## design/flow/constraint.sdc

```tcl
create_clock -name core_clock -period 6.67 [get_ports {clock}]
set_input_delay 1.3340 -clock core_clock [delete_from_list [all_inputs] [get_ports {clock}]]
set_output_delay 1.3340 -clock core_clock [all_outputs]
set_load 0.01 [all_outputs]
```

## design/flow/design.v

```verilog
`timescale 1ns / 1ps
module division_float_32(clock, start, operand1, operand2, result, finish, illegal);
	input clock;  
	input start;  
	input [31:0] operand1, operand2;  
	output reg [31:0] result;  
	output reg finish;  
	output illegal;  
	reg [7:0] exponent;
	reg [23:0] significand1, significand2;
	reg [95:0] temp_operand1, temp_operand2;  
	reg [95:0] sub_result;
	reg [5:0] step;  
	always @(posedge clock) begin  
		if(start) begin
			significand1 = {1'b1, operand1[22:0]};
			significand2 = {1'b1, operand2[22:0]};
			temp_operand1 = {significand1, 24'b0};  
			temp_operand2 = {significand2, 48'b0};  
			finish = 0;
			step = 0;
		end
		if(step == 48) begin  
			sub_result = temp_operand1;  
			exponent = 127 + operand1[30:23] - operand2[30:23];
			if(sub_result[72:48] * 2 > significand2) begin
				sub_result = sub_result + 1;
			end
			if(sub_result[24]) begin
				result[22:0] = sub_result[23:1];
			end else begin
				exponent = exponent - 1;
				result[22:0] = sub_result[22:0];
			end
			if((127 + operand1[30:23]) < operand2[30:23]) begin
				exponent = 0;
			end
			result[31] = operand1[31] ^ operand2[31];
			result[30:23] = exponent;
			if(operand1 == 0) result = 0;
			finish = 1;
		end else begin  
			temp_operand1 = temp_operand1 << 1;  
			if (temp_operand1 >= temp_operand2) temp_operand1 = temp_operand1 - temp_operand2 + 1;
			step = step + 1;  
		end
	end
	assign illegal = (operand2 == 0) ? 1 : 0;  
endmodule
```

## design/flow/config.mk

```make
export PLATFORM = sky130hd
export DESIGN_NAME = division_float_32
export DESIGN_NICKNAME = division_float_32
export VERILOG_FILES = /design/flow/design.v
export SDC_FILE = /design/flow/constraint.sdc
export NUM_CORES = 4
export LEC_CHECK = 0
export CAP_MARGIN = 20
export CORE_MARGIN = 3
export CORE_UTILIZATION = 20
export MAX_ROUTING_LAYER = met5
export PLACE_DENSITY_LB_ADDON = 0.13
export SETUP_SLACK_MARGIN = 0.32
export SLEW_MARGIN = 25
```

## design/flow/run.sh

```bash
#!/bin/bash
# the make line also repeats each setting of config.mk as NAME=value (left out here)
make -C /OpenROAD-flow-scripts/flow DESIGN_CONFIG=/design/flow/config.mk WORK_HOME=/design/flow/orfs CLKGATE_MAP_FILE= finish
```

==> results.toml, run 1 <==
# implementation run metrics
[final_timing]
fin_setup_tns_ps = 0
hold_viol_final = 0
tightestPinTransition_ps = 999
period_needed_ps = 5610
skew_ps = 29.4
slew_viol_final = 0
slew_headroom = 0.331
fmax_mhz = 178
hold_ws_ps = 427
setup_viol = 0
rsz0062_at_grt = "false"
post-route-period-util = 0.841

[route]
drt_wl_total_um = 75300
drt-initial-drc-count = 1127
vias = 18800
wire_per_inst_um = 18.2
firstDrtPassIters = 5
ant_nets = 0
via_per_inst = 4.55
drc = 0

[yosys]
yosysChipArea_um2 = 20800
yosys.area_share.simple = 0.212
area_leaders = "dfxtp_1 (21%), ha_1 (13%), nand2_1 (5.6%), a21oi_1 (5.2%), inv_1 (4.7%)"
ys_cells = 2658
syn_area_per_cell_um2 = 7.81
aoi_share = 0.210
yosysWarnings = 1
synthArstFlopShare = 0
synthTopLogicFamily = "simple AND/OR/NAND/NOR gates"
fp_nets = 2977
top_area_frac = 0.214
ys_ff = 254
adder_share = 0.166
edf_count = 32
top_area_cell = "dfxtp_1"
syn-cell-area_um2 = 20800
mux_share = 0.0260
xor_share = 0.0569
common_cells = "nand2_1 (312), inv_1 (260), dfxtp_1 (222)"
synth_cell_types = 102
synth-main-ff-cell = "dfxtp_1"
most_common_cell = "nand2_1"
synth_cells = 2658
yosys.stat.seqShare = 0.260

[critical_path]
r2r-end = "temp_operand1[79]$_DFF_P_"
crit_fanout = 42
startpoint_type = "input port"
cp_top_family = "AND-OR/OR-AND gates"
arrival_ps = 6090
worst-endpoint-required_ps = 7150
critPathKind = "input port to flop"
reg2reg_depth = 14
critPathSlowestCell = "a2111oi_0"
crit-reg2reg-launch = "temp_operand1[13]$_DFF_P_"
r2r_setup_slack_ps = 1730
crit_start = "start"
path_buffers = 4
path_depth = 18
crit_end = "temp_operand1[80]$_DFF_P_"
cp-end-kind = "flop"
cp_slowest_stage_delay_ps = 780
path_cells = "buf_6 -> inv_4 -> buf_12 -> a21boi_0 -> ha_1 -> inv_1 -> fa_1 -> nor2b_1 -> o21ai_0 -> a21oi_1 -> a2111oi_0 -> o211ai_1 -> o21ai_1 -> o21ai_0 -> a21oi_1 -> xnor2_1 -> a221oi_1 -> nor2_1"

[layout]
nNetsFinal = 3053
finish.utilization = 0.241
final_cells = 4130
fill_cells = 11300
syn_to_final_growth_pct = 18.7

[floorplan]
chip_area_um2 = 108000
initial_utilization = 0.203
fp.dieW_um = 328
io_pins = 100
die_y_um = 328
core_area_um2 = 102000
rows = 117

[clocking]
cts_buffers = 38
cts_buffer_depth = 3
htree_levels = 2
post_cts_buffers = 0
path_clk_slew_ps = 50
tritoncts = "yes"
worstSkewPairLatency_ps = 600
ctsHoldBuffers = 0
cts_sinks = 254
cts_resized = 0
cts_root_buf = "clkbuf_16"

[power]
p_comb_frac = 0.626
power-top-group = "combinational cells"
p_leak_nw = 10.8
max-vdd-ir-drop_mv = 0.243
swShare = 0.478
power_density_nw_per_um2 = 459
seq_power_share = 0.194
powerClk_w = 0.00204
seq_power_w = 0.00220
power.internal_w = 0.00591
comb-power_w = 0.00708
p_clk_frac = 0.180
netSwitchingPower_w = 0.00541

[placement]
hpwl_um = 59600
dp.cells = 4062
port_buffers = 99
gp_congestion = 0.826

[global_route]
antenna_found_initial = 2
grt_pass1_wl_um = 117000
grt_max_degree = 71
grt_pass1_vias = 19300
gr-total-overflow = 0
grt_use_total = 0.139

[job]
warnings = 62
cap_violations = 0

[worst_hold_path]
hold_class = "flop to flop"
hp-start = "significand2[23]$_DFF_P_"
hold_path_end = "significand2[23]$_DFF_P_"
whs_path_depth = 1

[outcome]
outcome = "complete, no violations"
==> per-layer routing <==
metal	track usage	part of all wire
met5	0	0
met4	0.0395	0.023
met3	0.0178	0.039
met2	0.220	0.44
met1	0.197	0.50
==> cell type report <==
cell class,instances,area [um2],area share
well taps,1368,1710,0.0694
diodes,1,2.50,0.000101
multi-input cells,2041,13900,0.566
clock buffers,49,1040,0.0423
clock inverters,18,190,0.00771
inverters,264,996,0.0404
flip-flops and latches,254,5410,0.219
repair buffers,135,1360,0.0553
==> per-stage QoR <==
stage	area [um2]	worst slack, ps	total power [W]
2_1_floorplan	20800	929	0.00720
3_3_place_gp	23400	496	0.00934
3_5_place_dp	23400	489	0.00930
4_1_cts	24700	1130	0.0115
5_1_grt	24700	692	0.0124
6_report	24700	1060	0.0113
==> run 2, diff against run 1 <==
- ABC_AREA: not set -> 0
- CAP_MARGIN: 20 -> 30
- CELL_PAD_IN_SITES_GLOBAL_PLACEMENT: not set -> 3
- CORE_MARGIN: 3 -> 8
- CORE_UTILIZATION: 20 -> 48
- CTS_CLUSTER_DIAMETER: not set -> 214
- MAX_ROUTING_LAYER: met5 -> met4
- MIN_ROUTING_LAYER: not set -> met2
- PLACE_DENSITY_LB_ADDON: 0.13 -> not set
- SETUP_SLACK_MARGIN: 0.32 -> 1.48
- SLEW_MARGIN: 25 -> 20
- clock period: 6.67 -> 5.5 ns (I/O delays scaled with it)
==> results.toml, run 2 <==
# yosys + openroad results
[floorplan]
rows = 76
core_area_um2 = 42900
fp.dieW_um = 224
die_y_um = 224
initial_utilization = 0.484
chip_area_um2 = 50200

[yosys]
top_area_cell = "dfxtp_1"
adder_share = 0.166
synth-main-ff-cell = "dfxtp_1"
ys_ff = 254
most_common_cell = "nand2_1"
common_cells = "nand2_1 (312), inv_1 (260), dfxtp_1 (222)"
yosysWarnings = 1
edf_count = 32
synthArstFlopShare = 0
yosys.stat.seqShare = 0.260
area_leaders = "dfxtp_1 (21%), ha_1 (13%), nand2_1 (5.6%), a21oi_1 (5.2%), inv_1 (4.7%)"
synthTopLogicFamily = "simple AND/OR/NAND/NOR gates"
ys_cells = 2658
syn_area_per_cell_um2 = 7.81
synth_cell_types = 102
aoi_share = 0.210
synth_cells = 2658
fp_nets = 2977
yosys.area_share.simple = 0.212
mux_share = 0.0260
xor_share = 0.0569
syn-cell-area_um2 = 20800
top_area_frac = 0.214
yosysChipArea_um2 = 20800

[outcome]
outcome = "aborted with a tool error"
lastStage = "3_1_place_gp_skip_io"
firstError = "[ERROR GPL-0301] Utilization 108.245 % exceeds 100%."
==> run 3, diff against run 2 <==
- ABC_AREA: 0 -> not set
- CAP_MARGIN: 30 -> 20
- CELL_PAD_IN_SITES_GLOBAL_PLACEMENT: 3 -> not set
- CORE_MARGIN: 8 -> 2
- CORE_UTILIZATION: 48 -> 70
- CTS_CLUSTER_DIAMETER: 214 -> not set
- HOLD_SLACK_MARGIN: not set -> -0.09
- MIN_ROUTING_LAYER: met2 -> not set
- SETUP_SLACK_MARGIN: 1.48 -> 1.13
- clock period: 5.5 -> 5.16 ns (I/O delays scaled with it)
==> results.toml, run 3 <==
# yosys + openroad results
[clocking]
cts_buffers = 29
cts_sinks = 254
ctsHoldBuffers = 0
cts_root_buf = "clkbuf_16"
htree_levels = 1
cts_buffer_depth = 3

[floorplan]
core_area_um2 = 29400
fp.dieW_um = 176
chip_area_um2 = 31100
io_pins = 100
rows = 63
initial_utilization = 0.706
die_y_um = 176

[placement]
port_buffers = 99
hpwl_um = 45700
placed_area_um2 = 22900
dp.cells = 3116
post-place-ws_ps = -235
gp_congestion = 1.02

[yosys]
top_area_frac = 0.214
area_leaders = "dfxtp_1 (21%), ha_1 (13%), nand2_1 (5.6%), a21oi_1 (5.2%), inv_1 (4.7%)"
common_cells = "nand2_1 (312), inv_1 (260), dfxtp_1 (222)"
synth_cell_types = 102
aoi_share = 0.210
fp_nets = 2977
ys_cells = 2658
yosys.stat.seqShare = 0.260
synthArstFlopShare = 0
yosys.area_share.simple = 0.212
yosysChipArea_um2 = 20800
synth-main-ff-cell = "dfxtp_1"
top_area_cell = "dfxtp_1"
yosysWarnings = 1
edf_count = 32
xor_share = 0.0569
syn-cell-area_um2 = 20800
adder_share = 0.166
syn_area_per_cell_um2 = 7.81
ys_ff = 254
synthTopLogicFamily = "simple AND/OR/NAND/NOR gates"
most_common_cell = "nand2_1"
synth_cells = 2658
mux_share = 0.0260

[global_route]
gr-total-overflow = 127
grt_use_total = 0.818

[outcome]
lastStage = "5_1_grt"
firstError = "[ERROR GRT-0232] Routing congestion too high. Check the congestion heatmap in the GUI."
outcome = "aborted with a tool error"
## run 3: metal layers
layer,GRT usage,overflow
met3,0.668,12
met1,0.812,1
met2,0.945,55
met4,0.806,59
met5,-,-
## run 3: per-stage QoR
stage | utilization | power (W) | hold slack (ps)
2_1_floorplan | - | 0.00975 | 403
3_3_place_gp | 0.779 | 0.0116 | 413
3_5_place_dp | 0.779 | 0.0119 | 413
4_1_cts | 0.881 | 0.0150 | 428
## run 3: timing repair
action,4_1_cts
setup endpoints to repair,126
resized,284
cloned,9
setup buffers,87
pin swaps,86
==> run 4, diff against run 3 <==
- CAP_MARGIN: 20 -> 5
- CTS_CLUSTER_DIAMETER: not set -> 359
- CTS_CLUSTER_SIZE: not set -> 62
- HOLD_SLACK_MARGIN: -0.09 -> -0.08
- MAX_ROUTING_LAYER: met4 -> not set
- SETUP_SLACK_MARGIN: 1.13 -> 0.76
- TNS_END_PERCENT: not set -> 5
- clock period: 5.16 -> 4.66 ns (I/O delays scaled with it)
==> results.toml, run 4 <==
# yosys + openroad results
[floorplan]
initial_utilization = 0.706
rows = 63
core_area_um2 = 29400
io_pins = 100
die_y_um = 176
chip_area_um2 = 31100
fp.dieW_um = 176

[global_route]
grt_use_total = 0.888
gr-total-overflow = 368

[outcome]
lastStage = "5_1_grt"
outcome = "aborted with a tool error"
firstError = "[ERROR GRT-0232] Routing congestion too high. Check the congestion heatmap in the GUI."

[placement]
hpwl_um = 50600
port_buffers = 99
gp_congestion = 1.07
dp.cells = 3453
placed_area_um2 = 25100

[yosys]
common_cells = "nand2_1 (312), inv_1 (260), dfxtp_1 (222)"
synth_cells = 2658
top_area_frac = 0.214
syn-cell-area_um2 = 20800
ys_ff = 254
synth-main-ff-cell = "dfxtp_1"
yosys.area_share.simple = 0.212
adder_share = 0.166
synth_cell_types = 102
synthArstFlopShare = 0
ys_cells = 2658
yosysWarnings = 1
yosysChipArea_um2 = 20800
yosys.stat.seqShare = 0.260
aoi_share = 0.210
top_area_cell = "dfxtp_1"
area_leaders = "dfxtp_1 (21%), ha_1 (13%), nand2_1 (5.6%), a21oi_1 (5.2%), inv_1 (4.7%)"
syn_area_per_cell_um2 = 7.81
edf_count = 32
xor_share = 0.0569
fp_nets = 2977
synthTopLogicFamily = "simple AND/OR/NAND/NOR gates"
most_common_cell = "nand2_1"
mux_share = 0.0260

[clocking]
cts_sinks = 254
cts_buffers = 8
htree_levels = 1
cts_root_buf = "clkbuf_16"
cts_buffer_depth = 3
-- run 4: stage by stage --
step	utilization	setup WS, ps	power [W]
2_1_floorplan	-	-46.0	0.0104
3_3_place_gp	0.855	-327	0.0142
3_5_place_dp	0.855	-496	0.0146
4_1_cts	0.916	679	0.0168
-- run 4: layer usage --
metal | track usage | overflow
met3 | 0.796 | 28
met1 | 0.871 | 12
met5 | 0.498 | 4
met4 | 0.937 | 155
met2 | 0.994 | 169
-- run 4: timing repair --
| item | CTS |
|---|---|
| gates resized | 225 |
| hold buffers | 0 |
| endpoints found under the setup margin | 126 |
| gates cloned | 8 |
| pin swaps | 79 |
| buffers inserted | 57 |
==> run 5, diff against run 4 <==
- ABC_AREA: not set -> 0
- CELL_PAD_IN_SITES_DETAIL_PLACEMENT: not set -> 0
- CORE_ASPECT_RATIO: not set -> 0.5
- CORE_UTILIZATION: 70 -> 67
- CTS_CLUSTER_DIAMETER: 359 -> not set
- CTS_CLUSTER_SIZE: 62 -> not set
- HOLD_SLACK_MARGIN: -0.08 -> not set
- MAX_ROUTING_LAYER: not set -> met5
- PLACE_DENSITY: not set -> 0.57
- SETUP_SLACK_MARGIN: 0.76 -> 1.6
- clock period: 4.66 -> 5.57 ns (I/O delays scaled with it)
==> results.toml, run 5 <==
# implementation run metrics
[yosys]
mux_share = 0.0260
fp_nets = 2977
synthTopLogicFamily = "simple AND/OR/NAND/NOR gates"
synth_cell_types = 102
aoi_share = 0.210
common_cells = "nand2_1 (312), inv_1 (260), dfxtp_1 (222)"
syn_area_per_cell_um2 = 7.81
synth_cells = 2658
ys_ff = 254
most_common_cell = "nand2_1"
yosysWarnings = 1
syn-cell-area_um2 = 20800
yosysChipArea_um2 = 20800
synthArstFlopShare = 0
area_leaders = "dfxtp_1 (21%), ha_1 (13%), nand2_1 (5.6%), a21oi_1 (5.2%), inv_1 (4.7%)"
adder_share = 0.166
top_area_frac = 0.214
synth-main-ff-cell = "dfxtp_1"
edf_count = 32
xor_share = 0.0569
ys_cells = 2658
yosys.area_share.simple = 0.212
top_area_cell = "dfxtp_1"
yosys.stat.seqShare = 0.260

[clocking]
cts_root_buf = "clkbuf_16"
cts_buffers = 25
worstSkewPairLatency_ps = 590
cts_buffer_depth = 3
tritoncts = "yes"
cts_sinks = 254
htree_levels = 1
path_clk_slew_ps = 70
ctsHoldBuffers = 0

[outcome]
outcome = "failed layout checks"
violations = "capacitance limit, slew limit"

[placement]
post-place-ws_ps = 91.2
gp_congestion = 1.00
hpwl_um = 48300
port_buffers = 99

[final_timing]
skew_ps = 26.7
fin_setup_tns_ps = 0
setup_viol = 0
period_needed_ps = 5170
hold_viol_final = 0
tightestPinTransition_ps = 1900
fmax_mhz = 193
post-route-period-util = 0.929
slew_headroom = -0.281
layout_setup_ws_ps = 395
rsz0062_at_grt = "true"
slew_viol_final = 2

[global_route]
antenna_found_initial = 0
grt_pass1_vias = 20200
grt_max_degree = 64
grt_use_total = 0.422
grt_pass1_wl_um = 109000
gr-total-overflow = 0

[power]
p_clk_frac = 0.135
p_comb_frac = 0.687
p_leak_nw = 11.8
power.internal_w = 0.00786
swShare = 0.482
powerClk_w = 0.00206
power_density_nw_per_um2 = 586
power-top-group = "combinational cells"
max-vdd-ir-drop_mv = 0.342
seq_power_w = 0.00269
netSwitchingPower_w = 0.00732
comb-power_w = 0.0104
seq_power_share = 0.177

[critical_path]
critPathMostFrequentCell = "clkdlybuf4s50_1"
critPathKind = "input port to output pin"
path_cells = "clkdlybuf4s50_1 -> nor4_1 -> nand4_1 -> nor2_1 -> clkdlybuf4s50_1"
startpoint_type = "input port"
r2r_setup_slack_ps = 1330
worst-endpoint-required_ps = 4460
reg2reg_depth = 15
path_buffers = 2
crit_fanout = 2
crit-reg2reg-launch = "temp_operand2[55]$_DFF_P_"
critPathSlowestCell = "nor4_1"
cp_slowest_stage_delay_ps = 1470
r2r-end = "temp_operand1[82]$_DFF_P_"
crit_start = "operand2[3]"
arrival_ps = 4060
crit_end = "illegal"
cp-end-kind = "output pin"
path_depth = 5
cp_top_family = "simple AND/OR/NAND/NOR gates"

[layout]
syn_to_final_growth_pct = 24.7
nNetsFinal = 3173

[worst_hold_path]
whs_path_depth = 1
hold_path_end = "temp_operand2[71]$_DFF_P_"
hp-start = "temp_operand2[71]$_DFF_P_"
hold_class = "flop to flop"

[route]
drt_wl_total_um = 77700
diodes = 0
wire_per_inst_um = 23.7
drc = 0
vias = 22200
ant_nets = 0
via_per_inst = 6.79
firstDrtPassIters = 10
drt-initial-drc-count = 3185

[floorplan]
rows = 45
fp.dieW_um = 253
io_pins = 100
chip_area_um2 = 32500
initial_utilization = 0.683
core_area_um2 = 30400
die_y_um = 129

[job]
warnings = 68
cap_violations = 1
==> run 5: stage by stage <==
| stage | cell area, um2 | instances | util | power, W | hold WS (ps) |
|---|---|---|---|---|---|
| after floorplan | 21000 | 2658 | - | 0.00868 | 403 |
| after global placement | 22700 | 3145 | 0.745 | 0.0108 | 416 |
| after detailed placement | 22700 | 3145 | 0.745 | 0.0109 | 422 |
| after CTS | 24800 | 3244 | 0.816 | 0.0137 | 438 |
| after global routing | 25900 | 3272 | 0.852 | 0.0158 | 451 |
| final | 25900 | 3272 | 0.852 | 0.0152 | 436 |
==> run 5: cell type report <==
| class | count | area [um2] |
|---|---|---|
| tap | 399 | 499 |
| timing repair buffer | 268 | 2660 |
| clock inverter | 15 | 248 |
| fill | 1702 | 4510 |
| sequential | 254 | 5410 |
| multi-input combinational | 2041 | 15400 |
| clock buffer | 31 | 709 |
| inverter | 264 | 1020 |
==> run 5: layer usage <==
layer	wire [um]	global-route usage	vias up
met3	9910	0.0777	546
met5	0	0	-
met2	33100	0.691	1717
met1	28800	0.551	10300
met4	5880	0.183	0
li1	-	-	9620
==> run 5: timing repair <==
item                       in CTS  in global routing
cloned                          6                  2
gates resized                 170                179
pin swaps                      44                 65
setup endpoints to repair     127                127
setup buffers                  47                 26
==> run 6, diff against run 5 <==
- ABC_AREA: 0 -> not set
- CAP_MARGIN: 5 -> 20
- CELL_PAD_IN_SITES_DETAIL_PLACEMENT: 0 -> not set
- CORE_ASPECT_RATIO: 0.5 -> not set
- CORE_UTILIZATION: 67 -> 68
- CTS_CLUSTER_DIAMETER: not set -> 335
- CTS_CLUSTER_SIZE: not set -> 97
- MAX_ROUTING_LAYER: met5 -> not set
- PLACE_DENSITY: 0.57 -> 0.41
- SETUP_SLACK_MARGIN: 1.6 -> 1.7
- TNS_END_PERCENT: 5 -> not set
- clock period: 5.57 -> 5.8 ns (I/O delays scaled with it)
==> results.toml, run 6 <==
# yosys + openroad results
[yosys]
fp_nets = 2977
syn-cell-area_um2 = 20800
ys_cells = 2658
yosys.area_share.simple = 0.212
syn_area_per_cell_um2 = 7.81
yosysWarnings = 1
adder_share = 0.166
common_cells = "nand2_1 (312), inv_1 (260), dfxtp_1 (222)"
edf_count = 32
synth_cell_types = 102
yosysChipArea_um2 = 20800
synth-main-ff-cell = "dfxtp_1"
area_leaders = "dfxtp_1 (21%), ha_1 (13%), nand2_1 (5.6%), a21oi_1 (5.2%), inv_1 (4.7%)"
top_area_cell = "dfxtp_1"
mux_share = 0.0260
synth_cells = 2658
ys_ff = 254
yosys.stat.seqShare = 0.260
top_area_frac = 0.214
aoi_share = 0.210
synthTopLogicFamily = "simple AND/OR/NAND/NOR gates"
most_common_cell = "nand2_1"
xor_share = 0.0569
synthArstFlopShare = 0

[outcome]
outcome = "aborted with a tool error"
lastStage = "5_1_grt"

[floorplan]
core_area_um2 = 29900
initial_utilization = 0.695
io_pins = 100
fp.dieW_um = 179
die_y_um = 179
rows = 63
chip_area_um2 = 32000

[placement]
hpwl_um = 45900
port_buffers = 99
gp_congestion = 0.980

[clocking]
cts_buffers = 6
cts_root_buf = "clkbuf_16"
cts_sinks = 254
cts_buffer_depth = 3
ctsHoldBuffers = 0
htree_levels = 1
[run 6: through the flow]
| step | cells | hold slack (ps) | worst slack (ps) | instance area (um2) |
|---|---|---|---|---|
| after floorplan | 2658 | 403 | 875 | 21500 |
| after global placement | 3091 | 414 | 339 | 22600 |
| after detailed placement | 3091 | 419 | 257 | 22600 |
| after CTS | 3201 | 468 | 1680 | 25100 |
[run 6: repair_timing]
item	CTS
pin swaps	91
gates resized	278
gates cloned	15
setup endpoints to repair	127
setup buffers	87
==> run 7, diff against run 6 <==
- ABC_AREA: not set -> 0
- CELL_PAD_IN_SITES_DETAIL_PLACEMENT: not set -> 0
- CORE_ASPECT_RATIO: not set -> 0.89
- CORE_MARGIN: 2 -> 3
- CORE_UTILIZATION: 68 -> 65
- CTS_CLUSTER_DIAMETER: 335 -> not set
- CTS_CLUSTER_SIZE: 97 -> not set
- MAX_ROUTING_LAYER: not set -> met5
- PLACE_DENSITY: 0.41 -> not set
- SETUP_SLACK_MARGIN: 1.7 -> not set
- TNS_END_PERCENT: not set -> 50
- clock period: 5.8 -> 4.85 ns (I/O delays scaled with it)
==> results.toml, run 7 <==
# implementation run metrics
[floorplan]
chip_area_um2 = 34100
core_area_um2 = 31400
rows = 61
die_y_um = 175
initial_utilization = 0.662
io_pins = 100
fp.dieW_um = 195

[critical_path]
r2r-end = "temp_operand1[76]$_DFF_P_"
critPathKind = "input port to flop"
crit-reg2reg-launch = "temp_operand1[1]$_DFF_P_"
crit_end = "temp_operand1[76]$_DFF_P_"
cp-end-kind = "flop"
cp_slowest_stage_delay_ps = 490
arrival_ps = 5050
r2r_setup_slack_ps = 670
reg2reg_depth = 16
path_depth = 19
crit_fanout = 16
cp_top_family = "AND-OR/OR-AND gates"
critPathMostFrequentCell = "ha_1"
crit_start = "start"
critPathSlowestCell = "a21boi_1"
worst-endpoint-required_ps = 5330
startpoint_type = "input port"
path_cells = "buf_4 -> inv_4 -> buf_12 -> nand2_1 -> ha_1 -> ha_1 -> inv_1 -> fa_1 -> nor2b_1 -> o21bai_1 -> a31oi_1 -> o311ai_1 -> nand3_1 -> a21oi_1 -> o21ai_2 -> a21boi_1 -> o21ai_0 -> xor2_1 -> a2bb2oi_1"
path_buffers = 4

[final_timing]
slew_headroom = 0.456
tightestPinTransition_ps = 811
skew_ps = 22.5
hold_viol_final = 0
setup_viol = 0
fmax_mhz = 218
slew_viol_final = 0
rsz0062_at_grt = "false"
post-route-period-util = 0.944
period_needed_ps = 4580

[worst_hold_path]
hold_path_end = "significand2[23]$_DFF_P_"
hp-start = "significand2[23]$_DFF_P_"
hold_class = "flop to flop"
whs_path_depth = 1

[placement]
port_buffers = 99
placed_area_um2 = 24800
dp.cells = 3428
gp_congestion = 1.00
hpwl_um = 50900

[power]
max-vdd-ir-drop_mv = 0.458
power_density_nw_per_um2 = 642
p_clk_frac = 0.136
power.internal_w = 0.00905
seq_power_share = 0.183
netSwitchingPower_w = 0.00746
seq_power_w = 0.00302
swShare = 0.452
power-top-group = "combinational cells"
powerClk_w = 0.00224
p_leak_nw = 12.2
p_comb_frac = 0.681
comb-power_w = 0.0112

[yosys]
area_leaders = "dfxtp_1 (21%), ha_1 (13%), nand2_1 (5.6%), a21oi_1 (5.2%), inv_1 (4.7%)"
synthTopLogicFamily = "simple AND/OR/NAND/NOR gates"
common_cells = "nand2_1 (312), inv_1 (260), dfxtp_1 (222)"
synthArstFlopShare = 0
ys_cells = 2658
synth-main-ff-cell = "dfxtp_1"
mux_share = 0.0260
xor_share = 0.0569
yosys.stat.seqShare = 0.260
ys_ff = 254
syn_area_per_cell_um2 = 7.81
top_area_frac = 0.214
yosysChipArea_um2 = 20800
synth_cells = 2658
top_area_cell = "dfxtp_1"
syn-cell-area_um2 = 20800
yosys.area_share.simple = 0.212
most_common_cell = "nand2_1"
synth_cell_types = 102
adder_share = 0.166
fp_nets = 2977
edf_count = 32
aoi_share = 0.210
yosysWarnings = 1

[global_route]
use_met1 = 0.495
grt_max_degree = 67
grt_use_total = 0.369
globalRoute.busiestLayer = "met2"
gr-usage-met3 = 0.0530
grt_pass1_vias = 21000
antenna_found_initial = 0
gr-total-overflow = 0
met2_usage = 0.617
grt_pass1_wl_um = 105000

[clocking]
tritoncts = "yes"
post_cts_buffers = 0
htree_levels = 1
cts_root_buf = "clkbuf_16"
path_clk_slew_ps = 70
worstSkewPairLatency_ps = 590
ctsHoldBuffers = 0
cts_resized = 0
cts_buffers = 29
cts_buffer_depth = 3
cts_sinks = 254

[route]
wire_per_inst_um = 18.7
via_per_inst = 6.05
drt_wl_total_um = 65100
drt-initial-drc-count = 1877
vias = 21100
ant_nets = 0
diodes = 0
firstDrtPassIters = 6
drc = 0

[outcome]
outcome = "complete, no violations"

[layout]
fill_cells = 2063
final_cell_area_um2 = 25700
syn_to_final_growth_pct = 23.7
final_cells = 3479
nNetsFinal = 3369

[job]
cap_violations = 0
warnings = 65
-- run 7: area by class of cell --
cell class | instances | area, um2 | area share
Clock buffer | 35 | 758 | 0.0295
Multi-Input combinational cell | 2041 | 14000 | 0.544
Sequential cell | 254 | 5410 | 0.210
Clock inverter | 16 | 176 | 0.00687
Inverter | 264 | 996 | 0.0388
Timing Repair Buffer | 460 | 3870 | 0.151
Tap cell | 409 | 512 | 0.0199
-- run 7: through the flow --
stage / util / hold slack (ps) / TNS (ps) / power [W] / worst slack (ps)
after floorplan: - / 403 / -31.3 / 0.00993 / -31.3
after global placement: 0.789 / 412 / -804 / 0.0136 / -103
after detailed placement: 0.789 / 421 / -3590 / 0.0139 / -185
after CTS: 0.819 / 441 / 0 / 0.0162 / 377
after global routing: 0.819 / 462 / 0 / 0.0176 / 58.8
final: 0.819 / 442 / 0 / 0.0165 / 273
-- run 7: routing by layer --
layer  wire length (um)  share of wire
met1              28000           0.43
met2              29800           0.46
met3               5070          0.078
met4               2210          0.034
met5                  0              0
==> run 8, diff against run 7 <==
- CAP_MARGIN: 20 -> 5
- CORE_MARGIN: 3 -> 2
- CORE_UTILIZATION: 65 -> 70
- CTS_CLUSTER_SIZE: not set -> 36
- SETUP_SLACK_MARGIN: not set -> 0.03
- clock period: 4.85 -> 4.27 ns (I/O delays scaled with it)
==> results.toml, run 8 <==
# yosys + openroad results
[yosys]
adder_share = 0.166
most_common_cell = "nand2_1"
mux_share = 0.0260
synthTopLogicFamily = "simple AND/OR/NAND/NOR gates"
synth_cell_types = 102
yosysWarnings = 1
edf_count = 32
synth-main-ff-cell = "dfxtp_1"
common_cells = "nand2_1 (312), inv_1 (260), dfxtp_1 (222)"
xor_share = 0.0569
fp_nets = 2977
synth_cells = 2658
synthArstFlopShare = 0
area_leaders = "dfxtp_1 (21%), ha_1 (13%), nand2_1 (5.6%), a21oi_1 (5.2%), inv_1 (4.7%)"
yosysChipArea_um2 = 20800
top_area_frac = 0.214
yosys.area_share.simple = 0.212
ys_cells = 2658
syn-cell-area_um2 = 20800
top_area_cell = "dfxtp_1"
aoi_share = 0.210
ys_ff = 254
syn_area_per_cell_um2 = 7.81
yosys.stat.seqShare = 0.260

[outcome]
lastStage = "4_1_cts"
outcome = "aborted with a tool error"
firstError = "[ERROR DPL-0033] detailed placement checks failed during check placement."

[placement]
hpwl_um = 62900
gp_congestion = 1.00
port_buffers = 99
dp.cells = 3727

[floorplan]
chip_area_um2 = 31100
fp.dieW_um = 187
rows = 59
io_pins = 100
die_y_um = 167
initial_utilization = 0.711
core_area_um2 = 29200
-- run 8: stage by stage --
stage | area, um2 | TNS, ps | setup slack (ps) | hold WS, ps
floorplan | 21200 | -4990 | -349 | 403
global placement | 27300 | -33250 | -500 | 413
detailed placement | 27300 | -59990 | -685 | 435
==> run 9, diff against run 8 <==
- ABC_AREA: 0 -> not set
- CAP_MARGIN: 5 -> 20
- CELL_PAD_IN_SITES_DETAIL_PLACEMENT: 0 -> not set
- CORE_ASPECT_RATIO: 0.89 -> not set
- CORE_UTILIZATION: 70 -> 71
- CTS_CLUSTER_SIZE: 36 -> 22
- MAX_ROUTING_LAYER: met5 -> not set
- SETUP_SLACK_MARGIN: 0.03 -> not set
- TNS_END_PERCENT: 50 -> not set
- clock period: 4.27 -> 4.46 ns (I/O delays scaled with it)
==> results.toml, run 9 <==
# yosys + openroad results
[outcome]
outcome = "aborted with a tool error"
lastStage = "5_1_grt"
firstError = "[ERROR GRT-0116] Global routing finished with congestion. Check the congestion regions in the DRC Viewer."

[placement]
port_buffers = 99
hpwl_um = 57500
dp.cells = 3611
post-place-ws_ps = -588
gp_congestion = 1.04
placed_area_um2 = 26400

[clocking]
cts_root_buf = "clkbuf_16"
htree_levels = 1
ctsHoldBuffers = 0
cts_sinks = 254
cts_buffers = 29
cts_buffer_depth = 3

[floorplan]
initial_utilization = 0.722
die_y_um = 175
rows = 62
core_area_um2 = 28800
io_pins = 100
fp.dieW_um = 175
chip_area_um2 = 30600

[yosys]
fp_nets = 2977
ys_cells = 2658
area_leaders = "dfxtp_1 (21%), ha_1 (13%), nand2_1 (5.6%), a21oi_1 (5.2%), inv_1 (4.7%)"
synth_cell_types = 102
xor_share = 0.0569
common_cells = "nand2_1 (312), inv_1 (260), dfxtp_1 (222)"
yosys.area_share.simple = 0.212
synthTopLogicFamily = "simple AND/OR/NAND/NOR gates"
top_area_cell = "dfxtp_1"
syn-cell-area_um2 = 20800
syn_area_per_cell_um2 = 7.81
ys_ff = 254
top_area_frac = 0.214
yosysChipArea_um2 = 20800
synthArstFlopShare = 0
edf_count = 32
most_common_cell = "nand2_1"
adder_share = 0.166
synth_cells = 2658
mux_share = 0.0260
yosys.stat.seqShare = 0.260
yosysWarnings = 1
aoi_share = 0.210
synth-main-ff-cell = "dfxtp_1"

[global_route]
gr-total-overflow = 98
grt_use_total = 0.722
-- run 9: per-stage QoR --
stage          TNS, ps  utilization  hold WS [ps]  power, W
2_1_floorplan    -1050            -           403    0.0109
3_3_place_gp    -12780        0.917           413    0.0155
3_5_place_dp    -38570        0.917           415    0.0163
4_1_cts          -13.1        0.952           435    0.0197
-- run 9: routing by layer --
layer | GRT overflow | GRT usage
met4 | 51 | 0.727
met3 | 7 | 0.533
met2 | 40 | 0.944
met1 | 0 | 0.708
met5 | 0 | 0.0962
-- run 9: what timing repair did --
action                                  in CTS
gates resized                                8
endpoints found under the setup margin      41
buffers inserted                             0
==> run 10, diff against run 9 <==
- ABC_AREA: not set -> 1
- CORE_UTILIZATION: 71 -> 65
- CTS_CLUSTER_DIAMETER: not set -> 400
- CTS_CLUSTER_SIZE: 22 -> 99
- PLACE_DENSITY: not set -> 0.38
- clock period: 4.46 -> 3.09 ns (I/O delays scaled with it)
==> results.toml, run 10 <==
# yosys + openroad results
[yosys]
synth-main-ff-cell = "dfxtp_1"
edf_count = 32
ys_ff = 254
synthArstFlopShare = 0
xor_share = 0.0321
yosys.area_share.simple = 0.379
adder_share = 0.140
syn_area_per_cell_um2 = 5.81
aoi_share = 0.0774
synth_cell_types = 37
synthTopLogicFamily = "simple AND/OR/NAND/NOR gates"
syn-cell-area_um2 = 24600
most_common_cell = "nand2_1"
yosys.stat.seqShare = 0.220
common_cells = "nand2_1 (1555), inv_1 (873), nor2_1 (384)"
mux_share = 0.000815
top_area_frac = 0.237
top_area_cell = "nand2_1"
synth_cells = 4228
fp_nets = 4547
yosysWarnings = 1
area_leaders = "nand2_1 (24%), dfxtp_1 (18%), inv_1 (13%), ha_1 (11%), nor2_1 (5.9%)"
ys_cells = 4228
yosysChipArea_um2 = 24600

[floorplan]
initial_utilization = 0.656
die_y_um = 198
core_area_um2 = 37500
rows = 71
fp.dieW_um = 198
chip_area_um2 = 39400
io_pins = 100

[placement]
dp.cells = 5427
post-place-ws_ps = -882
hpwl_um = 78000
port_buffers = 99
gp_congestion = 1.16
placed_area_um2 = 32000

[global_route]
gr-total-overflow = 77
grt_use_total = 0.730

[clocking]
cts_buffer_depth = 3
cts_sinks = 254
htree_levels = 1
cts_root_buf = "clkbuf_16"
cts_buffers = 6

[outcome]
outcome = "aborted with a tool error"
firstError = "[ERROR GRT-0232] Routing congestion too high. Check the congestion heatmap in the GUI."
lastStage = "5_1_grt"
## run 10: timing repair
action / in CTS
gates resized: 151
setup endpoints to repair: 126
cloned: 6
setup buffers: 14
pin swaps: 46
hold buffers: 0
## run 10: layer usage
layer / GRT overflow / GRT usage
met5: 0 / 0.252
met2: 47 / 0.924
met4: 26 / 0.725
met1: 3 / 0.733
met3: 1 / 0.538
## run 10: stage by stage
step                      power (W)  hold WS, ps
after floorplan              0.0176          392
after detailed placement     0.0264          439
after global placement       0.0255          428
after CTS                    0.0289          471
==> run 11, diff against run 10 <==
- ABC_AREA: 1 -> not set
- CELL_PAD_IN_SITES_DETAIL_PLACEMENT: not set -> 2
- CORE_UTILIZATION: 65 -> 40
- CTS_CLUSTER_DIAMETER: 400 -> not set
- CTS_CLUSTER_SIZE: 99 -> not set
- PLACE_DENSITY: 0.38 -> not set
- SLEW_MARGIN: 20 -> 15
- TNS_END_PERCENT: not set -> 55
- clock period: 3.09 -> 5.5 ns (I/O delays scaled with it)
==> results.toml, run 11 <==
# implementation run metrics
[route]
vias = 23100
drt_wl_total_um = 116000
diodes = 0
drc = 0
via_per_inst = 6.63
ant_nets = 0
drt-initial-drc-count = 1914
firstDrtPassIters = 5
wire_per_inst_um = 33.2

[power]
power_density_nw_per_um2 = 668
p_leak_nw = 11.0
power-top-group = "combinational cells"
netSwitchingPower_w = 0.00871
p_comb_frac = 0.671
seq_power_share = 0.173
max-vdd-ir-drop_mv = 0.302
p_clk_frac = 0.156
power.internal_w = 0.00743
comb-power_w = 0.0108
swShare = 0.540
seq_power_w = 0.00278
powerClk_w = 0.00252

[yosys]
ys_ff = 254
adder_share = 0.166
xor_share = 0.0569
syn-cell-area_um2 = 20800
yosys.stat.seqShare = 0.260
synth_cell_types = 102
fp_nets = 2977
yosysWarnings = 1
aoi_share = 0.210
synthArstFlopShare = 0
synthTopLogicFamily = "simple AND/OR/NAND/NOR gates"
top_area_cell = "dfxtp_1"
synth-main-ff-cell = "dfxtp_1"
yosys.area_share.simple = 0.212
top_area_frac = 0.214
mux_share = 0.0260
synth_cells = 2658
common_cells = "nand2_1 (312), inv_1 (260), dfxtp_1 (222)"
area_leaders = "dfxtp_1 (21%), ha_1 (13%), nand2_1 (5.6%), a21oi_1 (5.2%), inv_1 (4.7%)"
syn_area_per_cell_um2 = 7.81
most_common_cell = "nand2_1"
ys_cells = 2658
yosysChipArea_um2 = 20800
edf_count = 32

[job]
cap_violations = 0
warnings = 63

[global_route]
grt_max_degree = 69
grt_use_total = 0.422
grt_pass1_wl_um = 172000
gr-total-overflow = 0
grt_pass1_vias = 26100
antenna_found_initial = 3

[worst_hold_path]
hold_class = "flop to flop"
whs_path_depth = 2
hold_path_end = "temp_operand2[88]$_DFF_P_"
hp-start = "temp_operand2[88]$_DFF_P_"

[floorplan]
initial_utilization = 0.405
core_area_um2 = 51300
io_pins = 100
rows = 83
fp.dieW_um = 232
die_y_um = 232
chip_area_um2 = 53800

[final_timing]
hold_viol_final = 0
setup_viol = 8
fmax_mhz = 177
slew_viol_final = 0
period_needed_ps = 5660
post-route-period-util = 1.03
skew_ps = 34.6
slew_headroom = 0.299
tightestPinTransition_ps = 1040
layout_setup_ws_ps = -161

[critical_path]
worst-endpoint-required_ps = 5840
path_cells = "buf_4 -> buf_12 -> buf_4 -> nor2b_1 -> ha_1 -> nand4_1 -> nor2_1 -> nand2_1 -> nor4_1 -> a21oi_1 -> a31oi_1 -> buf_4 -> or3_4 -> xnor2_2 -> buf_4 -> nor2_1 -> a211oi_1"
cp_slowest_stage_delay_ps = 650
crit_fanout = 41
r2r-end = "result[17]$_SDFFCE_PP0P_"
arrival_ps = 6000
path_buffers = 5
critPathKind = "input port to flop"
crit_end = "result[17]$_SDFFCE_PP0P_"
reg2reg_depth = 14
path_depth = 17
r2r_setup_slack_ps = 730
crit_start = "start"
critPathSlowestCell = "nor2b_1"
crit-reg2reg-launch = "temp_operand1[70]$_DFF_P_"
startpoint_type = "input port"
critPathMostFrequentCell = "buf_4"
cp_top_family = "simple AND/OR/NAND/NOR gates"
cp-end-kind = "flop"

[placement]
port_buffers = 99
dp.cells = 3422
placed_area_um2 = 22900
hpwl_um = 75500
gp_congestion = 0.958

[layout]
syn_to_final_growth_pct = 16.2
final_cell_area_um2 = 24100
nNetsFinal = 3100
final_cells = 3488

[outcome]
outcome = "failed layout checks"
violations = "setup timing"

[clocking]
cts_buffer_depth = 3
tritoncts = "yes"
htree_levels = 2
cts_buffers = 36
cts_sinks = 254
path_clk_slew_ps = 60
cts_root_buf = "clkbuf_16"
worstSkewPairLatency_ps = 600
[run 11: through the flow]
stage | setup slack (ps) | util | TNS (ps) | hold slack [ps] | power, W
3_5_place_dp | -257 | 0.447 | -2600 | 420 | 0.0122
5_1_grt | -5.58 | 0.471 | -5.58 | 466 | 0.0166
4_1_cts | 41.4 | 0.470 | 0 | 453 | 0.0155
2_1_floorplan | -2.24 | - | -2.24 | 403 | 0.00873
6_report | -161 | 0.471 | -773 | 456 | 0.0161
3_3_place_gp | 4.35 | 0.447 | 0 | 413 | 0.0110
[run 11: repair_timing]
action / CTS / global route
setup endpoints to repair: 1 / 12
setup buffers: 0 / 1
cloned: 0 / 0
gates resized: 2 / 5
pin swaps: 0 / 1
hold buffers: 0 / 0
[run 11: routing by layer]
| layer | GRT usage | vias up | share of wire |
|---|---|---|---|
| met1 | 0.447 | 11500 | 0.36 |
| met4 | 0.319 | 6 | 0.090 |
| met5 | 0 | - | 0.00034 |
| met3 | 0.0969 | 724 | 0.070 |
| met2 | 0.728 | 1485 | 0.48 |
| li1 | - | 9441 | - |
[run 11: layout make-up]
cell class	instances	area [um2]
multi-input combinational	2041	14000
sequential	254	5410
timing repair buffer	184	1740
tap	680	851
inverter	264	1000
clock buffer	48	1010
fill	5739	27200
clock inverter	17	178
==> run 12, diff against run 11 <==
- CELL_PAD_IN_SITES_DETAIL_PLACEMENT: 2 -> not set
- CORE_UTILIZATION: 40 -> 58
- SLEW_MARGIN: 15 -> 20
- TNS_END_PERCENT: 55 -> not set
- clock period: 5.5 -> 2.94 ns (I/O delays scaled with it)
==> results.toml, run 12 <==
# yosys + openroad results
[clocking]
cts_sinks = 254
ctsHoldBuffers = 0
cts_root_buf = "clkbuf_16"
cts_buffer_depth = 3
htree_levels = 1
cts_buffers = 30

[outcome]
firstError = "[ERROR GRT-0232] Routing congestion too high. Check the congestion heatmap in the GUI."
outcome = "aborted with a tool error"
lastStage = "5_1_grt"

[yosys]
mux_share = 0.0260
synthArstFlopShare = 0
xor_share = 0.0569
synth-main-ff-cell = "dfxtp_1"
yosys.area_share.simple = 0.212
ys_cells = 2658
aoi_share = 0.210
ys_ff = 254
most_common_cell = "nand2_1"
top_area_cell = "dfxtp_1"
synth_cells = 2658
area_leaders = "dfxtp_1 (21%), ha_1 (13%), nand2_1 (5.6%), a21oi_1 (5.2%), inv_1 (4.7%)"
synthTopLogicFamily = "simple AND/OR/NAND/NOR gates"
yosysWarnings = 1
adder_share = 0.166
yosys.stat.seqShare = 0.260
top_area_frac = 0.214
syn-cell-area_um2 = 20800
edf_count = 32
syn_area_per_cell_um2 = 7.81
yosysChipArea_um2 = 20800
common_cells = "nand2_1 (312), inv_1 (260), dfxtp_1 (222)"
synth_cell_types = 102
fp_nets = 2977

[placement]
hpwl_um = 55900
post-place-ws_ps = -1640
port_buffers = 99
gp_congestion = 0.943

[floorplan]
rows = 69
fp.dieW_um = 193
initial_utilization = 0.587
chip_area_um2 = 37300
core_area_um2 = 35400
die_y_um = 193
io_pins = 100

[global_route]
grt_use_total = 1.05
gr-total-overflow = 3946
run 12: repair_timing:
item / 4_1_cts
buffers inserted: 93
pin swaps: 150
endpoints found under the hold margin: 0
resized: 414
endpoints found under the setup margin: 155
gates cloned: 12
run 12: stage by stage:
stage               cell area, um2  TNS, ps  instances
floorplan                    21500  -128400       2658
global placement             28500  -190780       3912
detailed placement           28500  -201180       3912
CTS                          32200   -59900       4067
run 12: metal layers:
layer	GRT overflow	track usage
met4	788	1.17
met3	63	0.827
met1	32	0.918
met2	3051	1.38
met5	12	0.516
==> run 13, diff against run 12 <==
- ABC_AREA: not set -> 1
- CORE_UTILIZATION: 58 -> 72
- PLACE_DENSITY: not set -> 0.38
- TNS_END_PERCENT: not set -> 5
- clock period: 2.94 -> 2.8 ns (I/O delays scaled with it)
==> results.toml, run 13 <==
# yosys + openroad results
[placement]
hpwl_um = 84900
dp.cells = 5438
gp_congestion = 1.18
port_buffers = 99

[yosys]
common_cells = "nand2_1 (1555), inv_1 (873), nor2_1 (384)"
most_common_cell = "nand2_1"
synth_cells = 4228
synthTopLogicFamily = "simple AND/OR/NAND/NOR gates"
area_leaders = "nand2_1 (24%), dfxtp_1 (18%), inv_1 (13%), ha_1 (11%), nor2_1 (5.9%)"
aoi_share = 0.0774
top_area_frac = 0.237
synthArstFlopShare = 0
ys_ff = 254
edf_count = 32
syn_area_per_cell_um2 = 5.81
yosys.area_share.simple = 0.379
xor_share = 0.0321
syn-cell-area_um2 = 24600
yosysChipArea_um2 = 24600
yosys.stat.seqShare = 0.220
synth_cell_types = 37
mux_share = 0.000815
synth-main-ff-cell = "dfxtp_1"
fp_nets = 4547
yosysWarnings = 1
top_area_cell = "nand2_1"
adder_share = 0.140
ys_cells = 4228

[floorplan]
fp.dieW_um = 189
io_pins = 100
die_y_um = 189
chip_area_um2 = 35600
core_area_um2 = 33500
initial_utilization = 0.733
rows = 67

[outcome]
firstError = "[ERROR DPL-0038] Utilization greater than 100%, impossible to legalize"
outcome = "aborted with a tool error"
lastStage = "4_1_cts"
[run 13: stage by stage]
step	setup TNS (ps)	setup slack [ps]	hold WS (ps)	util	cell area [um2]
after floorplan	-78290	-649	392	-	25000
after global placement	-99880	-1100	425	0.950	31900
after detailed placement	-125180	-1170	433	0.950	31900
==> run 14, diff against run 13 <==
- ABC_AREA: 1 -> not set
- CORE_UTILIZATION: 72 -> 40
- PLACE_DENSITY: 0.38 -> not set
- SETUP_SLACK_MARGIN: not set -> 1.48
- TNS_END_PERCENT: 5 -> not set
- clock period: 2.8 -> 5.05 ns (I/O delays scaled with it)
==> results.toml, run 14 <==
# implementation run metrics
[route]
vias = 21300
drc = 0
firstDrtPassIters = 5
drt_wl_total_um = 73900
ant_nets = 0
diodes = 0
wire_per_inst_um = 19.4
drt-initial-drc-count = 1422
via_per_inst = 5.59

[yosys]
yosys.stat.seqShare = 0.260
area_leaders = "dfxtp_1 (21%), ha_1 (13%), nand2_1 (5.6%), a21oi_1 (5.2%), inv_1 (4.7%)"
yosys.area_share.simple = 0.212
synth-main-ff-cell = "dfxtp_1"
common_cells = "nand2_1 (312), inv_1 (260), dfxtp_1 (222)"
synth_cell_types = 102
synthTopLogicFamily = "simple AND/OR/NAND/NOR gates"
yosysWarnings = 1
xor_share = 0.0569
top_area_frac = 0.214
fp_nets = 2977
syn_area_per_cell_um2 = 7.81
synth_cells = 2658
syn-cell-area_um2 = 20800
top_area_cell = "dfxtp_1"
ys_cells = 2658
aoi_share = 0.210
adder_share = 0.166
ys_ff = 254
most_common_cell = "nand2_1"
edf_count = 32
yosysChipArea_um2 = 20800
mux_share = 0.0260
synthArstFlopShare = 0

[final_timing]
post-route-period-util = 0.842
fmax_mhz = 235
hold_ws_ps = 438
hold_viol_final = 0
rsz0062_at_grt = "true"
slew_headroom = 0.594
tightestPinTransition_ps = 603
period_needed_ps = 4250
setup_viol = 0
slew_viol_final = 0
skew_ps = 9.59

[critical_path]
cp_slowest_stage_delay_ps = 450
cp_top_family = "buffers and inverters"
critPathMostFrequentCell = "buf_4"
path_buffers = 8
path_depth = 21
crit_start = "start"
arrival_ps = 4690
critPathSlowestCell = "fa_2"
worst-endpoint-required_ps = 5490
crit_end = "temp_operand1[89]$_DFF_P_"
cp-end-kind = "flop"
critPathKind = "input port to flop"
startpoint_type = "input port"
crit_fanout = 6
path_cells = "buf_16 -> buf_16 -> mux2i_4 -> inv_1 -> ha_1 -> inv_1 -> fa_2 -> buf_4 -> nand4bb_4 -> nor2_1 -> nand4_1 -> buf_4 -> nor4_4 -> a211oi_2 -> buf_4 -> buf_4 -> o31ai_4 -> o221ai_2 -> xnor2_1 -> a221oi_1 -> nor2_1"
crit-reg2reg-launch = "temp_operand1[27]$_DFF_P_"
r2r_setup_slack_ps = 1340
r2r-end = "temp_operand1[89]$_DFF_P_"
reg2reg_depth = 19

[power]
seq_power_w = 0.00295
netSwitchingPower_w = 0.00872
p_clk_frac = 0.129
power-top-group = "combinational cells"
power.internal_w = 0.0110
max-vdd-ir-drop_mv = 0.274
comb-power_w = 0.0142
p_comb_frac = 0.721
p_leak_nw = 13.8
powerClk_w = 0.00255
power_density_nw_per_um2 = 638
totalPowerFinal_w = 0.0197
seq_power_share = 0.150
swShare = 0.442

[placement]
gp_congestion = 0.925
dp.cells = 3516
port_buffers = 99
hpwl_um = 49200

[worst_hold_path]
hold_path_end = "temp_operand2[71]$_DFF_P_"
hold_class = "flop to flop"
hp-start = "temp_operand2[71]$_DFF_P_"
whs_path_depth = 1

[clocking]
tritoncts = "yes"
cts_root_buf = "clkbuf_16"
htree_levels = 2
cts_sinks = 254
path_clk_slew_ps = 60
cts_buffers = 34
worstSkewPairLatency_ps = 550
cts_buffer_depth = 3
ctsHoldBuffers = 0

[job]
cap_violations = 0
warnings = 65

[floorplan]
die_y_um = 232
core_area_um2 = 51300
fp.dieW_um = 232
io_pins = 100
initial_utilization = 0.405
chip_area_um2 = 53800
rows = 83

[layout]
nNetsFinal = 3422
seq_area_um2 = 5410
final_cells = 3809
logic_area_um2 = 17200
syn_to_final_growth_pct = 48.9
fill_cells = 4302
finish.utilization = 0.603

[global_route]
grt_max_degree = 55
grt_use_total = 0.260
grt_pass1_vias = 21200
antenna_found_initial = 0
grt_pass1_wl_um = 112000
gr-total-overflow = 0

[outcome]
outcome = "complete, no violations"
## run 14: repair_timing
item,in CTS,in global routing
pin swaps,163,131
endpoints found under the setup margin,127,127
cloned,25,11
gates resized,519,221
buffers inserted,146,49
## run 14: per-stage QoR
step	setup slack, ps	TNS [ps]	cell area (um2)
floorplan	275	0	21500
global placement	38.6	0	24100
detailed placement	-42.0	-47.2	24100
CTS	877	0	29300
global route	638	0	30900
finish	798	0	30900
## run 14: area by class of cell
| cell class | instances | area share |
|---|---|---|
| Sequential cell | 254 | 0.175 |
| Timing Repair Buffer | 505 | 0.170 |
| Multi-Input combinational cell | 2043 | 0.557 |
| Timing Repair inverter | 1 | 0.000283 |
| Clock inverter | 11 | 0.00372 |
| Inverter | 264 | 0.0328 |
| Tap cell | 680 | 0.0275 |
| Clock buffer | 51 | 0.0345 |
## run 14: layer usage
layer  GRT usage  vias to the layer above  wire length [um]
met5           0                        -                 0
met4       0.122                        0              3440
met3      0.0336                      202              3620
met2       0.451                      702             35800
met1       0.318                    10300             31100
li1            -                    10100                 -
==> run 15, diff against run 14 <==
- ABC_AREA: not set -> 0
- CELL_PAD_IN_SITES_DETAIL_PLACEMENT: not set -> 0
- CORE_ASPECT_RATIO: not set -> 0.89
- CORE_MARGIN: 2 -> 3
- CORE_UTILIZATION: 40 -> 67
- CTS_CLUSTER_DIAMETER: not set -> 359
- CTS_CLUSTER_SIZE: not set -> 24
- MAX_ROUTING_LAYER: not set -> met5
- SETUP_SLACK_MARGIN: 1.48 -> not set
- TNS_END_PERCENT: not set -> 100
- clock period: 5.05 -> 4.06 ns (I/O delays scaled with it)
==> results.toml, run 15 <==
# yosys + openroad results
[floorplan]
fp.dieW_um = 193
io_pins = 100
die_y_um = 172
core_area_um2 = 30400
rows = 60
initial_utilization = 0.683
chip_area_um2 = 33200

[yosys]
yosys.stat.seqShare = 0.260
synth_cell_types = 102
yosysChipArea_um2 = 20800
yosysWarnings = 1
ys_ff = 254
syn-cell-area_um2 = 20800
edf_count = 32
most_common_cell = "nand2_1"
adder_share = 0.166
synth-main-ff-cell = "dfxtp_1"
synthArstFlopShare = 0
syn_area_per_cell_um2 = 7.81
fp_nets = 2977
ys_cells = 2658
area_leaders = "dfxtp_1 (21%), ha_1 (13%), nand2_1 (5.6%), a21oi_1 (5.2%), inv_1 (4.7%)"
synth_cells = 2658
yosys.area_share.simple = 0.212
mux_share = 0.0260
top_area_frac = 0.214
common_cells = "nand2_1 (312), inv_1 (260), dfxtp_1 (222)"
xor_share = 0.0569
synthTopLogicFamily = "simple AND/OR/NAND/NOR gates"
aoi_share = 0.210
top_area_cell = "dfxtp_1"

[global_route]
gr-total-overflow = 4977
grt_use_total = 1.11

[placement]
dp.cells = 3714
port_buffers = 99
placed_area_um2 = 27400
hpwl_um = 58000
gp_congestion = 1.04

[clocking]
cts_sinks = 254
cts_root_buf = "clkbuf_16"
htree_levels = 1
cts_buffers = 14
ctsHoldBuffers = 0
cts_buffer_depth = 3

[outcome]
outcome = "aborted with a tool error"
firstError = "[ERROR GRT-0232] Routing congestion too high. Check the congestion heatmap in the GUI."
lastStage = "5_1_grt"
==> run 15: metal layers <==
layer  overflow  track usage
met5          8        0.473
met3         74        0.790
met1         65        0.907
met2       4029         1.60
met4        801         1.21
==> run 15: what timing repair did <==
action / in CTS
resized: 139
buffers inserted: 39
gates cloned: 3
pin swaps: 54
setup endpoints to repair: 94
==> run 15: through the flow <==
step | util | setup WS [ps]
after floorplan | - | -517
after global placement | 0.901 | -682
after detailed placement | 0.901 | -847
after CTS | 0.946 | -26.0
==> run 16, diff against run 15 <==
- ABC_AREA: 0 -> not set
- CELL_PAD_IN_SITES_DETAIL_PLACEMENT: 0 -> not set
- CORE_ASPECT_RATIO: 0.89 -> not set
- CORE_MARGIN: 3 -> 2
- CORE_UTILIZATION: 67 -> 68
- CTS_CLUSTER_DIAMETER: 359 -> not set
- CTS_CLUSTER_SIZE: 24 -> 20
- MAX_ROUTING_LAYER: met5 -> not set
- TNS_END_PERCENT: 100 -> not set
- clock period: 4.06 -> 4.18 ns (I/O delays scaled with it)
==> results.toml, run 16 <==
# yosys + openroad results
[yosys]
fp_nets = 2977
yosys.stat.seqShare = 0.260
synth-main-ff-cell = "dfxtp_1"
most_common_cell = "nand2_1"
adder_share = 0.166
yosys.area_share.simple = 0.212
ys_ff = 254
top_area_cell = "dfxtp_1"
synthTopLogicFamily = "simple AND/OR/NAND/NOR gates"
synth_cell_types = 102
xor_share = 0.0569
ys_cells = 2658
syn_area_per_cell_um2 = 7.81
edf_count = 32
common_cells = "nand2_1 (312), inv_1 (260), dfxtp_1 (222)"
area_leaders = "dfxtp_1 (21%), ha_1 (13%), nand2_1 (5.6%), a21oi_1 (5.2%), inv_1 (4.7%)"
synth_cells = 2658
synthArstFlopShare = 0
syn-cell-area_um2 = 20800
top_area_frac = 0.214
yosysWarnings = 1
mux_share = 0.0260
yosysChipArea_um2 = 20800
aoi_share = 0.210

[placement]
gp_congestion = 1.03
hpwl_um = 60500
port_buffers = 99
dp.cells = 3715

[outcome]
firstError = "[ERROR DPL-0033] detailed placement checks failed during check placement."
outcome = "aborted with a tool error"
lastStage = "4_1_cts"

[floorplan]
core_area_um2 = 29900
die_y_um = 179
initial_utilization = 0.695
rows = 63
io_pins = 100
fp.dieW_um = 179
chip_area_um2 = 32000
run 16: stage by stage:
| stage | power (W) | hold slack (ps) | setup slack [ps] | cell area [um2] | setup TNS, ps |
|---|---|---|---|---|---|
| after floorplan | 0.0118 | 403 | -421 | 21300 | -8050 |
| after detailed placement | 0.0181 | 434 | -826 | 27300 | -77450 |
| after global placement | 0.0173 | 415 | -705 | 27300 | -56200 |
==> run 17, diff against run 16 <==
- CORE_ASPECT_RATIO: not set -> 0.71
- CORE_UTILIZATION: 68 -> 70
- CTS_CLUSTER_SIZE: 20 -> not set
- MAX_ROUTING_LAYER: not set -> met4
- SETUP_SLACK_MARGIN: not set -> 0.72
- clock period: 4.18 -> 4.79 ns (I/O delays scaled with it)
==> results.toml, run 17 <==
# yosys + openroad results
[yosys]
ys_cells = 2658
fp_nets = 2977
synthArstFlopShare = 0
synth_cells = 2658
top_area_frac = 0.214
most_common_cell = "nand2_1"
synth-main-ff-cell = "dfxtp_1"
adder_share = 0.166
yosys.stat.seqShare = 0.260
edf_count = 32
area_leaders = "dfxtp_1 (21%), ha_1 (13%), nand2_1 (5.6%), a21oi_1 (5.2%), inv_1 (4.7%)"
aoi_share = 0.210
mux_share = 0.0260
yosysWarnings = 1
syn-cell-area_um2 = 20800
synthTopLogicFamily = "simple AND/OR/NAND/NOR gates"
syn_area_per_cell_um2 = 7.81
common_cells = "nand2_1 (312), inv_1 (260), dfxtp_1 (222)"
yosys.area_share.simple = 0.212
xor_share = 0.0569
top_area_cell = "dfxtp_1"
ys_ff = 254
synth_cell_types = 102
yosysChipArea_um2 = 20800

[floorplan]
die_y_um = 149
chip_area_um2 = 31100
rows = 53
io_pins = 100
initial_utilization = 0.707
core_area_um2 = 29400
fp.dieW_um = 208

[clocking]
cts_root_buf = "clkbuf_16"
cts_sinks = 254
cts_buffers = 27
htree_levels = 1
cts_buffer_depth = 3
ctsHoldBuffers = 0

[placement]
hpwl_um = 51700
gp_congestion = 1.08
dp.cells = 3386
post-place-ws_ps = -285
port_buffers = 99

[outcome]
firstError = "[ERROR GRT-0232] Routing congestion too high. Check the congestion heatmap in the GUI."
outcome = "aborted with a tool error"
lastStage = "5_1_grt"

[global_route]
gr-total-overflow = 344
grt_use_total = 0.895
## run 17: through the flow
step            util  instance area (um2)
2_1_floorplan      -                21500
3_3_place_gp   0.850                25000
3_5_place_dp   0.850                25000
4_1_cts        0.913                26800
## run 17: metal layers
metal | overflow | global-route usage
met4 | 119 | 0.936
met2 | 169 | 1.01
met3 | 44 | 0.790
met5 | - | -
met1 | 12 | 0.856
## run 17: timing repair
action                                  in CTS
gates cloned                                 3
pin swaps                                   43
endpoints found under the hold margin        0
buffers inserted                            31
resized                                    148
endpoints found under the setup margin      77
==> run 18, diff against run 17 <==
- ABC_AREA: not set -> 0
- CAP_MARGIN: 20 -> 5
- CELL_PAD_IN_SITES_DETAIL_PLACEMENT: not set -> 0
- CORE_ASPECT_RATIO: 0.71 -> 0.89
- CORE_UTILIZATION: 70 -> 69
- MAX_ROUTING_LAYER: met4 -> met5
- PLACE_DENSITY: not set -> 0.57
- SETUP_SLACK_MARGIN: 0.72 -> 0.15
- TNS_END_PERCENT: not set -> 5
- clock period: 4.79 -> 7.22 ns (I/O delays scaled with it)
==> results.toml, run 18 <==
# implementation run metrics
[outcome]
outcome = "complete, no violations"

[critical_path]
cp_top_family = "AND-OR/OR-AND gates"
critPathKind = "input port to flop"
cp-end-kind = "flop"
crit-reg2reg-launch = "temp_operand1[1]$_DFF_P_"
crit_fanout = 60
r2r_setup_slack_ps = 2710
r2r-end = "temp_operand1[76]$_DFF_P_"
crit_start = "start"
critPathSlowestCell = "buf_4"
path_depth = 19
arrival_ps = 6660
startpoint_type = "input port"
path_cells = "buf_4 -> inv_4 -> buf_4 -> nand2_1 -> ha_1 -> ha_1 -> inv_1 -> fa_1 -> nor2b_1 -> o21bai_1 -> a31oi_1 -> o311ai_1 -> nand3_1 -> a21oi_1 -> o21ai_2 -> a21boi_1 -> o21ai_0 -> xor2_1 -> a2bb2oi_1"
reg2reg_depth = 16
crit_end = "temp_operand1[76]$_DFF_P_"
cp_slowest_stage_delay_ps = 520
worst-endpoint-required_ps = 7710
path_buffers = 4

[power]
powerClk_w = 0.00143
p_comb_frac = 0.647
seq_power_w = 0.00203
max-vdd-ir-drop_mv = 0.271
p_leak_nw = 10.5
p_clk_frac = 0.146
power-top-group = "combinational cells"
power_density_nw_per_um2 = 428
comb-power_w = 0.00634
swShare = 0.480
power.internal_w = 0.00509
seq_power_share = 0.207
netSwitchingPower_w = 0.00471

[final_timing]
tightestPinTransition_ps = 1100
hold_viol_final = 0
slew_viol_final = 0
rsz0062_at_grt = "false"
setup_viol = 0
layout_setup_ws_ps = 1050
skew_ps = 11.6
post-route-period-util = 0.855
fin_setup_tns_ps = 0
fmax_mhz = 162
period_needed_ps = 6170
slew_headroom = 0.257
hold_ws_ps = 446

[yosys]
synthArstFlopShare = 0
yosysWarnings = 1
fp_nets = 2977
edf_count = 32
syn_area_per_cell_um2 = 7.81
ys_cells = 2658
synth_cell_types = 102
synth-main-ff-cell = "dfxtp_1"
yosys.area_share.simple = 0.212
yosys.stat.seqShare = 0.260
common_cells = "nand2_1 (312), inv_1 (260), dfxtp_1 (222)"
aoi_share = 0.210
area_leaders = "dfxtp_1 (21%), ha_1 (13%), nand2_1 (5.6%), a21oi_1 (5.2%), inv_1 (4.7%)"
synth_cells = 2658
mux_share = 0.0260
most_common_cell = "nand2_1"
top_area_frac = 0.214
yosysChipArea_um2 = 20800
adder_share = 0.166
syn-cell-area_um2 = 20800
synthTopLogicFamily = "simple AND/OR/NAND/NOR gates"
xor_share = 0.0569
ys_ff = 254
top_area_cell = "dfxtp_1"

[clocking]
cts_sinks = 254
cts_buffers = 28
htree_levels = 1
post_cts_buffers = 0
path_clk_slew_ps = 60
ctsHoldBuffers = 0
worstSkewPairLatency_ps = 580
cts_buffer_depth = 3
tritoncts = "yes"
cts_resized = 0
cts_root_buf = "clkbuf_16"

[floorplan]
rows = 59
die_y_um = 168
chip_area_um2 = 31500
io_pins = 100
initial_utilization = 0.705
fp.dieW_um = 188
core_area_um2 = 29500

[route]
vias = 19700
drt_wl_total_um = 60300
wire_per_inst_um = 19.3
drt-initial-drc-count = 2126
firstDrtPassIters = 8
ant_nets = 0
via_per_inst = 6.31
drc = 0

[layout]
seq_area_um2 = 5410
fill_cells = 2142
nNetsFinal = 3025
final_cell_area_um2 = 22900
syn_to_final_growth_pct = 10.2
logic_area_um2 = 13900
finish.utilization = 0.777

[job]
cap_violations = 0
warnings = 64

[global_route]
grt_pass1_wl_um = 96900
grt_use_total = 0.377
antenna_found_initial = 1
grt_max_degree = 95
grt_pass1_vias = 19000
gr-total-overflow = 0

[placement]
gp_congestion = 1.00
port_buffers = 99
hpwl_um = 45700
placed_area_um2 = 22000
post-place-ws_ps = 665

[worst_hold_path]
hold_class = "flop to flop"
hold_path_end = "temp_operand2[71]$_DFF_P_"
whs_path_depth = 1
hp-start = "temp_operand2[71]$_DFF_P_"
[run 18: final cells by class]
| type | instances | area share |
|---|---|---|
| clock inverter | 9 | 0.00399 |
| antenna | 1 | 0.000109 |
| tap | 396 | 0.0217 |
| sequential | 254 | 0.236 |
| inverter | 264 | 0.0435 |
| multi-input combinational | 2041 | 0.609 |
| clock buffer | 40 | 0.0349 |
| timing repair buffer | 117 | 0.0502 |
[run 18: through the flow]
| step | cells | total power [W] |
|---|---|---|
| 2_1_floorplan | 2658 | 0.00665 |
| 3_3_place_gp | 3072 | 0.00796 |
| 3_5_place_dp | 3072 | 0.00812 |
| 4_1_cts | 3121 | 0.00962 |
| 5_1_grt | 3121 | 0.0105 |
| 6_report | 3122 | 0.00980 |
[run 18: per-layer routing]
metal,vias up,track usage,wire (um)
met4,0,0.130,2120
met1,9214,0.505,25700
li1,9314,-,-
met3,164,0.0608,5290
met2,994,0.618,27200
met5,-,0,0
No activity file was given, so power comes from the tool's default toggle rates.
